==> 10-01: inputs <==
==> flow/design.v <==
module CORDIC_COS_SIN #(
    parameter DATA_WIDTH = 16,
    parameter PHASE_WIDTH = 32,
    parameter STAGE = 16
) (
    input clk,
    input rst,
    input en,
    input mode,      
    input signed [DATA_WIDTH-1:0] x0,
    input signed [DATA_WIDTH-1:0] y0,
    input signed [PHASE_WIDTH-1:0] phase,    
    output valid,
    output [DATA_WIDTH:0] cos,
    output [DATA_WIDTH:0] sin
);
parameter K = 32'd39797;     
parameter [PHASE_WIDTH*STAGE-1:0] atan = {32'd128, 32'd256, 32'd448, 32'd896, 32'd1856, 32'd3648, 32'd7360, 32'd14656, 32'd29312,
                                         32'd58688, 32'd117312, 32'd234368, 32'd466944, 32'd919872, 32'd1740992, 32'd2949120};
integer i, j;
wire [1:0] quadrant;
assign quadrant = phase[PHASE_WIDTH-1:PHASE_WIDTH-2];
reg signed [DATA_WIDTH:0] x_pre;
reg signed [DATA_WIDTH:0] y_pre;
reg signed [PHASE_WIDTH-1:0] z_pre;
reg signed [DATA_WIDTH:0] x [0:STAGE-1];
reg signed [DATA_WIDTH:0] y [0:STAGE-1];
reg signed [PHASE_WIDTH-1:0] z [0:STAGE-1];
reg signed [DATA_WIDTH:0] x_shift [0:STAGE-1]; 
reg signed [DATA_WIDTH:0] y_shift [0:STAGE-1];
reg [STAGE-1:0] sign;
always @(*) begin
    for(i=0; i<STAGE; i=i+1)begin
        x_shift[i] = x[i] >>> i;
        y_shift[i] = y[i] >>> i;
        sign[i] = z[i][PHASE_WIDTH-1];
    end
end
wire [DATA_WIDTH:0] x0_pos, x0_neg;
wire [DATA_WIDTH:0] y0_pos, y0_neg;
assign x0_pos = (x0 == 0) ? 0 : {1'b0, x0};
assign x0_neg = (x0 == 0) ? 0 : {1'b1, (~x0)+16'b1};
assign y0_pos = (y0 == 0) ? 0 : {1'b0, y0};
assign y0_neg = (y0 == 0) ? 0 : {1'b1, (~y0)+16'b1};
always @(posedge clk or posedge rst) begin
    if(rst)begin
        x_pre <= 0;
        y_pre <= 0;
        z_pre <= 0;
    end
    else begin
        if(en)begin
            case (quadrant)
                0:begin
                    x_pre <= x0_pos;
                    y_pre <= y0_pos;
                    z_pre <= phase;
                end
                1:begin
                    x_pre <= y0_neg;
                    y_pre <= x0_pos;
                    z_pre <= {2'b00, phase[29:0]};
                end
                2:begin
                    x_pre <= y0_pos;
                    y_pre <= x0_neg;
                    z_pre <= {2'b11, phase[29:0]};
                end
                3:begin
                    x_pre <= x0_pos;
                    y_pre <= y0_pos;
                    z_pre <= phase;
                end
            endcase
        end
        else begin
            x_pre <= 0;
            y_pre <= 0;
            z_pre <= 0;
        end
    end
end
always @(posedge clk or posedge rst) begin
    if(rst)begin
        for(i=0; i<STAGE; i=i+1)begin
            x[i] <= 0;
            y[i] <= 0;
            z[i] <= 0;
        end
    end
    else begin
        x[0] <= x_pre;
        y[0] <= y_pre;
        z[0] <= z_pre;
        for(i=0; i<STAGE-1; i=i+1)begin    
            x[i+1] <= sign[i] ? x[i]+y_shift[i] : x[i]-y_shift[i];
            y[i+1] <= sign[i] ? y[i]-x_shift[i] : y[i]+x_shift[i];
            z[i+1] <= sign[i] ? z[i]+atan[32*(i+1)-1 -: 32] : z[i]-atan[32*(i+1)-1 -: 32];
        end
    end
end
assign cos = x[STAGE-1];
assign sin = y[STAGE-1];
assign valid = en_dly[STAGE];
reg [4:0] cnt;
always @(posedge clk or posedge rst) begin
    if(rst)begin
        cnt <= 0;
    end
    else begin
        if(cnt == 0)begin
            if(en)begin
                cnt <= cnt + 1;
            end
        end
        else begin
            cnt <= (cnt == 16) ? 0 : cnt+1;
        end
    end
end
reg [STAGE:0] en_dly;
always @(posedge clk or posedge rst) begin
    if(rst)begin
        en_dly <= 0;
    end
    else begin
        en_dly[0] <= en;
        for(i=0; i<STAGE; i=i+1)begin
            en_dly[i+1] <= en_dly[i];
        end
    end
end
endmodule
==> flow/run.sh <==
#!/bin/bash
# the make line also repeats each setting of config.mk as NAME=value (left out here)
make -C /OpenROAD-flow-scripts/flow DESIGN_CONFIG=/design/flow/config.mk WORK_HOME=/design/flow/orfs CLKGATE_MAP_FILE= finish
==> flow/config.mk <==
export PLATFORM = sky130hd
export DESIGN_NAME = CORDIC_COS_SIN
export DESIGN_NICKNAME = CORDIC_COS_SIN
export VERILOG_FILES = /design/flow/design.v
export SDC_FILE = /design/flow/constraint.sdc
export NUM_CORES = 4
export LEC_CHECK = 0
export ABC_AREA = 1
export CAP_MARGIN = 20
export CORE_MARGIN = 2
export CORE_UTILIZATION = 72
export PLACE_DENSITY = 0.35
export SETUP_SLACK_MARGIN = 0.65
export SLEW_MARGIN = 20
==> flow/constraint.sdc <==
create_clock -name core_clock -period 2.29 [get_ports {clk}]
set_input_delay 0.4580 -clock core_clock [delete_from_list [all_inputs] [get_ports {clk}]]
set_output_delay 0.4580 -clock core_clock [all_outputs]
set_load 0.01 [all_outputs]
==> inputs of 08-07, as changes to 10-01 <==
ABC_AREA = 0   (was 1)
CELL_PAD_IN_SITES_DETAIL_PLACEMENT = 1   (was not set)
CORE_ASPECT_RATIO = 1.04   (was not set)
CORE_UTILIZATION = 41   (was 72)
CTS_CLUSTER_DIAMETER = 256   (was not set)
GPL_TIMING_DRIVEN = 1   (was not set)
MAX_ROUTING_LAYER = met4   (was not set)
PLACE_DENSITY = 0.73   (was 0.35)
SETUP_SLACK_MARGIN = 0.32   (was 0.65)
==> flow/constraint.sdc (replaced) <==
create_clock -name core_clock -period 6.92 [get_ports {clk}]
set_input_delay 1.3840 -clock core_clock [delete_from_list [all_inputs] [get_ports {clk}]]
set_output_delay 1.3840 -clock core_clock [all_outputs]
set_load 0.01 [all_outputs]
==> qor summary <==
Number of setup buffers added after CTS: 08-07 0; 10-01 226
Fraction of synthesized cell area in xor and xnor cells: 08-07 0.110; 10-01 0.0757
Most instantiated library cell after synthesis: 08-07 dfrtp_1; 10-01 nand2_1
Share of the core filled by cells before placement: 08-07 0.412; 10-01 0.728
Dpl cell area: 08-07 71500 um^2; 10-01 92500 um^2
Mean post-synth cell area: 08-07 9.42 um^2; 10-01 7.22 um^2
Outcome: 08-07 finished clean; 10-01 did not finish
Last stage reached: 08-07 -; 10-01 5_1_grt
Clock buffer count from CTS: 08-07 111; 10-01 104
Adder share: 08-07 0.175; 10-01 0.150
Cell count after synthesis: 08-07 7208; 10-01 10986
Die Height: 08-07 419 um; 10-01 336 um
Cell area after synthesis: 08-07 67900 um^2; 10-01 79300 um^2
Share of synthesized area spent on multiplexers: 08-07 0.00958; 10-01 0
Chip area: 08-07 169000 um^2; 10-01 113000 um^2
Compound-Gate Fraction of Synth Area: 08-07 0.175; 10-01 0.113
Number of placement rows: 08-07 152; 10-01 121
Die span in x: 08-07 403 um; 10-01 336 um
